== v38 ==
==> flow/design.v (excerpt) <==
module fpmultiplier (output logic [31:0] product, output logic ready,
		input logic [31:0] a, input logic clock, nreset);
enum {activation, start, loada, loadb, check, special, regularcalculation,carries, final_output}state;
logic [31:0] multi_a, multi_b;
logic [47:0] manti_48bit;
logic [22:0] manti_23bit; 
logic [9:0] expon; 
logic sign;
logic infinite_a,NaN_a,zero_a,infinite_b,NaN_b,zero_b; 
assign  infinite_a = (multi_a[30:23]==8'b11111111)&&(multi_a[22:0]==0);
assign  NaN_a = (multi_a[30:23]==8'b11111111)&&(multi_a[22:0]!=0);
assign  zero_a = (multi_a[30:23]==0);
assign  infinite_b = (multi_b[30:23]==8'b11111111)&&(multi_b[22:0]==0);
assign  NaN_b = (multi_b[30:23]==8'b11111111)&&(multi_b[22:0]!=0);
assign  zero_b = (multi_b[30:23]==0); 
always_ff @(posedge clock, negedge nreset)
if (~nreset)
  begin 
  product <=0;
  multi_a <= 0;
  multi_b <= 0;
  state <= start;
  ready <= 0;
  end
else
begin 
  case (state)
    activation:
           begin
           ready <=1;
           end
    start: 
           begin
           ready <= 0;
           state <= loada;
           end
    loada: 
           begin 
           multi_a <= a;
           state <= loadb;
           end
    loadb: 
           begin
           multi_b <= a;
           state <= check;        
           end
    check:
           begin
           sign <= multi_a[31]^multi_b[31];
           if(NaN_a||infinite_a||zero_a||NaN_b||infinite_b||zero_b)
           state <= special;
           else
           state <= regularcalculation;
           end
    special:
           begin
            state <= final_output;
            if (NaN_a||NaN_b) 
              begin
  ...
For scale: roughly 140 flip-flops, about 26000 µm² of cells after synthesis.
==> flow/config.mk <==
export PLATFORM = sky130hd
export DESIGN_NAME = fpmultiplier
export DESIGN_NICKNAME = fpmultiplier
export VERILOG_FILES = /design/flow/design.v
export SDC_FILE = /design/flow/constraint.sdc
export NUM_CORES = 4
export LEC_CHECK = 0
export ABC_AREA = 1
export CAP_MARGIN = 20
export CORE_ASPECT_RATIO = 0.5
export CORE_MARGIN = 2
export CORE_UTILIZATION = 54
export CTS_CLUSTER_DIAMETER = 261
export CTS_CLUSTER_SIZE = 98
export GPL_ROUTABILITY_DRIVEN = 0
export PLACE_DENSITY = 0.6
export SLEW_MARGIN = 20
export TNS_END_PERCENT = 15
==> flow/constraint.sdc <==
create_clock -name core_clock -period 9.0 [get_ports {clock}]
set_input_delay 1.8000 -clock core_clock [delete_from_list [all_inputs] [get_ports {clock}]]
set_output_delay 1.8000 -clock core_clock [all_outputs]
set_load 0.01 [all_outputs]
run.sh (not shown) runs the stock make flow with config.mk's settings and CLKGATE_MAP_FILE=.
> inputs changed (v38 -> v24)
Settings: TNS_END_PERCENT: 15 -> unset; CORE_UTILIZATION: 54 -> 66; CTS_CLUSTER_DIAMETER: 261 -> unset; ABC_AREA: 1 -> unset; GPL_ROUTABILITY_DRIVEN: 0 -> unset; CORE_ASPECT_RATIO: 0.5 -> unset; CTS_CLUSTER_SIZE: 98 -> unset; the clock period (ns, I/O delays scaled along): 9.0 -> 13.4.
Notes after the runs:
Between v38 and v24, delay of the slowest cell on the worst path is higher for v24, v38 comes in under that.
Overall power consumption in v24 is 36% below v38.
Relative to v38, area fraction in compound gates has increased by 1.2 points in v24.
v24 vs. v38: XOR/XNOR share of the synthesized area moved up; cell area after technology mapping moved down.
[compare] base=v38 new=v24: aggregate routed wire length went down, core area now sits lower, number of vias per cell up 12%.
### v24 -> v59
Settings: ABC_AREA newly set to 1; CORE_UTILIZATION changed from 66 to 72; the clock period (ns, I/O delays scaled along) changed from 13.4 to 7.86.
==> results <==
No stage failed in v59, and the final checks on the layout all came back clean.
Via count of the first global-routing pass: v59 vs v24 up 3023
Changes observed in v59 relative to v24: maximum number of pins on one net before global-route repair dropped 13%; combined global-route utilization of all metal layers up 6.4 points; post-layout utilization of the core went up by 5.9 points; met2 routing resource usage after global routing higher.
On clock-net power, v24 beats v59.
Higher relative contribution of sequential cells to total power goes to v24 over v59.
Lower fraction of area in multi-input gates goes to v59 over v24.
Final critical-path share of the clock period ended up 31 points higher on v59 than on v24.
Compared with v24, v59 degrades peak supply drop.
The clock skew of v59 is higher than that of v24.

== try-garnet ==
Starting RTL as in the previous note.
clock: 8.18 ns
lec_check: 0
cap_margin: 20
cell_pad_in_sites_detail_placement: 2
cell_pad_in_sites_global_placement: 3
core_aspect_ratio: 1.3
core_margin: 4
core_utilization: 30
cts_cluster_diameter: 343
cts_cluster_size: 24
gpl_routability_driven: 0
gpl_timing_driven: 1
max_routing_layer: met5
place_density_lb_addon: 0.11
slew_margin: 30
tns_end_percent: 5
Input changes introduced in try-ember (baseline for comparison: try-garnet):
# try-garnet
export LEC_CHECK = 0
export CAP_MARGIN = 20
export CELL_PAD_IN_SITES_DETAIL_PLACEMENT = 2
export CELL_PAD_IN_SITES_GLOBAL_PLACEMENT = 3
export CORE_ASPECT_RATIO = 1.3
export CORE_MARGIN = 4
export CORE_UTILIZATION = 30
export CTS_CLUSTER_DIAMETER = 343
export CTS_CLUSTER_SIZE = 24
export GPL_ROUTABILITY_DRIVEN = 0
export GPL_TIMING_DRIVEN = 1
export MAX_ROUTING_LAYER = met5
export PLACE_DENSITY_LB_ADDON = 0.11
export SLEW_MARGIN = 30
export TNS_END_PERCENT = 5
create_clock -name core_clock -period 8.18 [get_ports {clock}]
# try-ember
export LEC_CHECK = 0
export CAP_MARGIN = 20
export CELL_PAD_IN_SITES_GLOBAL_PLACEMENT = 0
export CORE_ASPECT_RATIO = 1.3
export CORE_MARGIN = 4
export CORE_UTILIZATION = 40
export CTS_CLUSTER_SIZE = 24
export HOLD_SLACK_MARGIN = 0.04
export MAX_ROUTING_LAYER = met4
export PLACE_DENSITY_LB_ADDON = 0.29
export SLEW_MARGIN = 20
create_clock -name core_clock -period 8.18 [get_ports {clock}]
### Flow results
- try-ember reached the final stage; the timing, DRC and antenna checks on its layout passed.
- Between try-ember and try-garnet, the cell count is higher for try-garnet.
- Global-route wire length before repair (try-ember vs. try-garnet) decreases by more than 10%
- Diff try-garnet -> try-ember: total of plain and repair buffers excluding clock buffers shows a reduction of 23%; count of inserted antenna diode cells shows a reduction of 2.
#### Input delta (try-umber over try-ember)
# try-ember
export LEC_CHECK = 0
export CAP_MARGIN = 20
export CELL_PAD_IN_SITES_GLOBAL_PLACEMENT = 0
export CORE_ASPECT_RATIO = 1.3
export CORE_MARGIN = 4
export CORE_UTILIZATION = 40
export CTS_CLUSTER_SIZE = 24
export HOLD_SLACK_MARGIN = 0.04
export MAX_ROUTING_LAYER = met4
export PLACE_DENSITY_LB_ADDON = 0.29
export SLEW_MARGIN = 20
create_clock -name core_clock -period 8.18 [get_ports {clock}]
# try-umber
export LEC_CHECK = 0
export ABC_AREA = 1
export CAP_MARGIN = 20
export CELL_PAD_IN_SITES_GLOBAL_PLACEMENT = 0
export CORE_ASPECT_RATIO = 0.99
export CORE_MARGIN = 2
export CORE_UTILIZATION = 72
export CTS_CLUSTER_SIZE = 24
export MAX_ROUTING_LAYER = met4
export PLACE_DENSITY = 0.37
export SLEW_MARGIN = 20
create_clock -name core_clock -period 6.24 [get_ports {clock}]
Results
Every run in try-ember and try-umber closed cleanly, with the single exception of try-umber.
The final report for try-umber shows a completed flow and a layout that fails verification, specifically negative setup slack.
Compared with try-ember, in try-umber internal power summed over all cells rose about 33%; half-perimeter wire length after placement increased by about 15% relative to the old numbers; post-route cell area picked up an extra 16%; total of clock buffers placed in the layout increased 1; setup slack down 1050 ps.
try-umber ends up with a pin slew with the least headroom to its limit that is 180 ps higher than in try-ember.
Compared with try-ember, in try-umber initial antenna violation count rose 5; non-clock buffer count rose 237; required time of the critical path fell 1890 ps; critical path depth rose 9.1%.
In the tables for try-ember and try-umber, sequential portion of the cell area reads lower with try-umber.
Changes in try-xenon relative to try-umber:
# try-umber
export LEC_CHECK = 0
export ABC_AREA = 1
export CAP_MARGIN = 20
export CELL_PAD_IN_SITES_GLOBAL_PLACEMENT = 0
export CORE_ASPECT_RATIO = 0.99
export CORE_MARGIN = 2
export CORE_UTILIZATION = 72
export CTS_CLUSTER_SIZE = 24
export MAX_ROUTING_LAYER = met4
export PLACE_DENSITY = 0.37
export SLEW_MARGIN = 20
create_clock -name core_clock -period 6.24 [get_ports {clock}]
# try-xenon
export LEC_CHECK = 0
export ABC_AREA = 1
export CAP_MARGIN = 20
export CELL_PAD_IN_SITES_GLOBAL_PLACEMENT = 0
export CORE_ASPECT_RATIO = 0.92
export CORE_MARGIN = 2
export CORE_UTILIZATION = 72
export CTS_CLUSTER_SIZE = 24
export MAX_ROUTING_LAYER = met4
export PLACE_DENSITY = 0.6
export SETUP_SLACK_MARGIN = -0.25
export SLEW_MARGIN = 20
export TNS_END_PERCENT = 80
create_clock -name core_clock -period 2.57 [get_ports {clock}]
--- outcome ---
Stage in which a tool error killed try-xenon: global routing (5_1_grt). Diff try-xenon..try-umber | die size | negligible. Area of placed instances of try-xenon exceeds that of try-umber by a few percent. When try-xenon is set beside try-umber, its number of cells upsized or downsized after cts turns out to be 12% larger. In terms of synthesized cell count, try-xenon and try-umber differ only marginally.
Input changes introduced in try-zinc (baseline for comparison: try-xenon):
# try-xenon
export LEC_CHECK = 0
export ABC_AREA = 1
export CAP_MARGIN = 20
export CELL_PAD_IN_SITES_GLOBAL_PLACEMENT = 0
export CORE_ASPECT_RATIO = 0.92
export CORE_MARGIN = 2
export CORE_UTILIZATION = 72
export CTS_CLUSTER_SIZE = 24
export MAX_ROUTING_LAYER = met4
export PLACE_DENSITY = 0.6
export SETUP_SLACK_MARGIN = -0.25
export SLEW_MARGIN = 20
export TNS_END_PERCENT = 80
create_clock -name core_clock -period 2.57 [get_ports {clock}]
# try-zinc
export LEC_CHECK = 0
export ABC_AREA = 1
export CAP_MARGIN = 20
export CELL_PAD_IN_SITES_GLOBAL_PLACEMENT = 0
export CORE_ASPECT_RATIO = 0.92
export CORE_MARGIN = 2
export CORE_UTILIZATION = 72
export CTS_CLUSTER_SIZE = 24
export MAX_ROUTING_LAYER = met4
export PLACE_DENSITY_LB_ADDON = 0.01
export SETUP_SLACK_MARGIN = -0.08
export SLEW_MARGIN = 20
export TNS_END_PERCENT = 80
create_clock -name core_clock -period 2.57 [get_ports {clock}]
### Flow results
On placer's final routability congestion estimate, the higher figure sits with try-zinc, not try-xenon. Measured against try-zinc, the number of instances resized during post-cts repair of try-xenon comes out at 1.3 times the reference value. Deepest level of the CTS H-tree: try-xenon vs try-zinc identical. try-zinc never completed; the flow aborted with a tool error in detailed routing (5_2_route). Diff try-xenon -> try-zinc: placed cell count essentially unchanged, synthesized area now sits at about the same level. Diff try-zinc..try-xenon | number of placement rows | unchanged. Delta(total half-perimeter wirelength after legalization and detailed placement, try-zinc - try-xenon) < 0. Sort try-zinc and try-xenon by setup slack after placement asc -> top: try-xenon. The run showing the greater quantity of hold-fixing buffers added after cts is try-xenon.
The following lists how try-violet was set up differently from try-zinc:
# try-zinc
export LEC_CHECK = 0
export ABC_AREA = 1
export CAP_MARGIN = 20
export CELL_PAD_IN_SITES_GLOBAL_PLACEMENT = 0
export CORE_ASPECT_RATIO = 0.92
export CORE_MARGIN = 2
export CORE_UTILIZATION = 72
export CTS_CLUSTER_SIZE = 24
export MAX_ROUTING_LAYER = met4
export PLACE_DENSITY_LB_ADDON = 0.01
export SETUP_SLACK_MARGIN = -0.08
export SLEW_MARGIN = 20
export TNS_END_PERCENT = 80
create_clock -name core_clock -period 2.57 [get_ports {clock}]
# try-violet
export LEC_CHECK = 0
export ABC_AREA = 1
export CAP_MARGIN = 20
export CORE_MARGIN = 2
export CORE_UTILIZATION = 72
export PLACE_DENSITY = 0.6
export SLEW_MARGIN = 20
create_clock -name core_clock -period 3.59 [get_ports {clock}]
### Flow results
Cmp try-violet vs try-zinc: vertical die dimension higher in try-violet
try-violet vs. try-zinc: deepest level of the CTS H-tree saw little to no change; combined area of all synthesized cells saw little to no change; setup fix buffers added after clock tree synthesis saw an increase.
Sort try-zinc and try-violet by placement-stage cell area desc -> top: try-zinc
Of try-zinc and try-violet, not a single run came through the flow clean.
In the summary table, try-zinc is marked failed, with error DRT-0255 raised in detailed routing (5_2_route).
Status(try-violet) = ERROR, stage = global routing (5_1_grt)
Detailed placer's ending HPWL of try-zinc is on par with try-violet.
The standard cell core area on try-zinc is in line with that on try-violet.
Post-placement cell count shrinks slightly when moving from try-zinc to try-violet.
try-violet -> try-zinc: die footprint flat
The lower worst setup slack after placement came out of try-zinc.
The number of cells upsized or downsized after cts in try-violet was higher than what try-zinc gave.
Power and IR drop assume default switching activity.
